==> violet: inputs <==
## ICMS
module ICMS(
    input CLK,
    input RST,
    input radar_echo,
    input scan_for_target,
    input [31:0] jet_speed,
    input [31:0] max_safe_distance,
    input [5:0] wind,
    input thunderstorm,
    input [1:0] visibility,
    input signed [7:0] temperature,
    output radar_pulse_trigger,
    output [31:0] distance_to_target,
    output safe_to_engage,
    output threat_detected,
    output emergency_landing_alert,
    output [1:0] ECSU_state,  
    output [1:0] ARTAU_state
);
   wire severe_weather;
   ARTAU artau_inst (
       .radar_echo(radar_echo),
       .scan_for_target(scan_for_target),
       .jet_speed(jet_speed),
       .max_safe_distance(max_safe_distance),
       .RST(RST),
       .CLK(CLK),
       .radar_pulse_trigger(radar_pulse_trigger),
       .distance_to_target(distance_to_target),
       .threat_detected(threat_detected),
       .ARTAU_state(ARTAU_state)
   );
   ECSU ecsu_inst (
       .CLK(CLK),
       .RST(RST),
       .thunderstorm(thunderstorm),
       .wind(wind),
       .visibility(visibility),
       .temperature(temperature),
       .severe_weather(severe_weather),
       .emergency_landing_alert(emergency_landing_alert),
       .ECSU_state(ECSU_state)
   );
   assign safe_to_engage = (threat_detected) && (!severe_weather);
endmodule
export LEC_CHECK = 0
export ABC_AREA = 1
export CAP_MARGIN = 20
export CELL_PAD_IN_SITES_GLOBAL_PLACEMENT = 2
export CORE_ASPECT_RATIO = 1.0
export CORE_MARGIN = 2
export CORE_UTILIZATION = 40
export CTS_CLUSTER_SIZE = 68
export SLEW_MARGIN = 20
export TNS_END_PERCENT = 85
create_clock -name core_clock -period 26.8 [get_ports {CLK}]
run.sh (not shown) runs the stock make flow with config.mk's settings and CLKGATE_MAP_FILE=.
==> fjord: changes against violet <==
Settings changed: ABC_AREA 1 to not set, CELL_PAD_IN_SITES_GLOBAL_PLACEMENT 2 to not set, CORE_ASPECT_RATIO 1.0 to not set, CORE_UTILIZATION 40 to 56, CTS_CLUSTER_SIZE 68 to not set, TNS_END_PERCENT 85 to not set.
==> flow/constraint.sdc (replaced) <==
create_clock -name core_clock -period 23.5 [get_ports {CLK}]
set_input_delay 4.7000 -clock core_clock [delete_from_list [all_inputs] [get_ports {CLK}]]
set_output_delay 4.7000 -clock core_clock [all_outputs]
set_load 0.01 [all_outputs]
==> maple: changes against violet <==
Settings changed: CAP_MARGIN 20 to 40, CELL_PAD_IN_SITES_GLOBAL_PLACEMENT 2 to not set, CORE_ASPECT_RATIO 1.0 to not set, CORE_UTILIZATION 40 to 72, CTS_CLUSTER_SIZE 68 to 70, SETUP_SLACK_MARGIN set to 0.3, TNS_END_PERCENT 85 to not set.
==> flow/constraint.sdc (replaced) <==
create_clock -name core_clock -period 11.6 [get_ports {CLK}]
set_input_delay 2.3200 -clock core_clock [delete_from_list [all_inputs] [get_ports {CLK}]]
set_output_delay 2.3200 -clock core_clock [all_outputs]
set_load 0.01 [all_outputs]
==> garnet: changes against violet <==
Settings changed: ABC_AREA 1 to not set, CELL_PAD_IN_SITES_GLOBAL_PLACEMENT 2 to not set, CORE_ASPECT_RATIO 1.0 to not set, CORE_UTILIZATION 40 to 67, CTS_CLUSTER_SIZE 68 to 73, SETUP_SLACK_MARGIN set to 5.0, TNS_END_PERCENT 85 to not set.
==> flow/constraint.sdc (replaced) <==
create_clock -name core_clock -period 30.4 [get_ports {CLK}]
set_input_delay 6.0800 -clock core_clock [delete_from_list [all_inputs] [get_ports {CLK}]]
set_output_delay 6.0800 -clock core_clock [all_outputs]
set_load 0.01 [all_outputs]
==> comparison <==
maple aborted during clock tree synthesis. garnet produced a clean layout. fjord finished with setup timing left. violet ran to the end with no violations. Critical path depth: violet > fjord > garnet. Clock skew, highest first: garnet, fjord, violet. Sequential cell count is the same in garnet and fjord. Between violet and garnet, the lower synthesized area is in violet (gap about 4%, measured against garnet). Setup slack: fjord < garnet < violet.
==> figures <==
CTS Buffer Depth: maple -; garnet 2; violet 2; fjord 2
Final core utilization: maple -; garnet 0.886; violet 0.444; fjord 0.843
Placement Cell Area: maple 0.0296 mm^2; garnet 0.0269 mm^2; violet 0.0258 mm^2; fjord 0.0331 mm^2
Seq. cell area: maple -; garnet 0.00292 mm^2; violet 0.00291 mm^2; fjord 0.00292 mm^2
Min Hold Slack: maple -; garnet 0.517 ns; violet 0.489 ns; fjord 0.488 ns
Multi-input combinational cell area: maple -; garnet 0.0235 mm^2; violet 0.0181 mm^2; fjord 0.0229 mm^2
Accumulated negative setup slack: maple -; garnet 0 ns; violet 0 ns; fjord -9.95 ns
CP Launch Type: maple -; garnet flip-flop; violet flip-flop; fjord flip-flop
Top cell area share: maple 0.165; garnet 0.158; violet 0.165; fjord 0.158
Post-CTS setup repair buffer count: maple -; garnet 208; violet 0; fjord 75
Outcome: maple did not finish; garnet timing/DRC/antenna clean; violet timing/DRC/antenna clean; fjord finished with violations
Failing step: maple clock tree synthesis; garnet -; violet -; fjord -
Violated checks: maple -; garnet -; violet -; fjord setup timing
Layout inverter count without the clock tree: maple -; garnet 280; violet 664; fjord 280
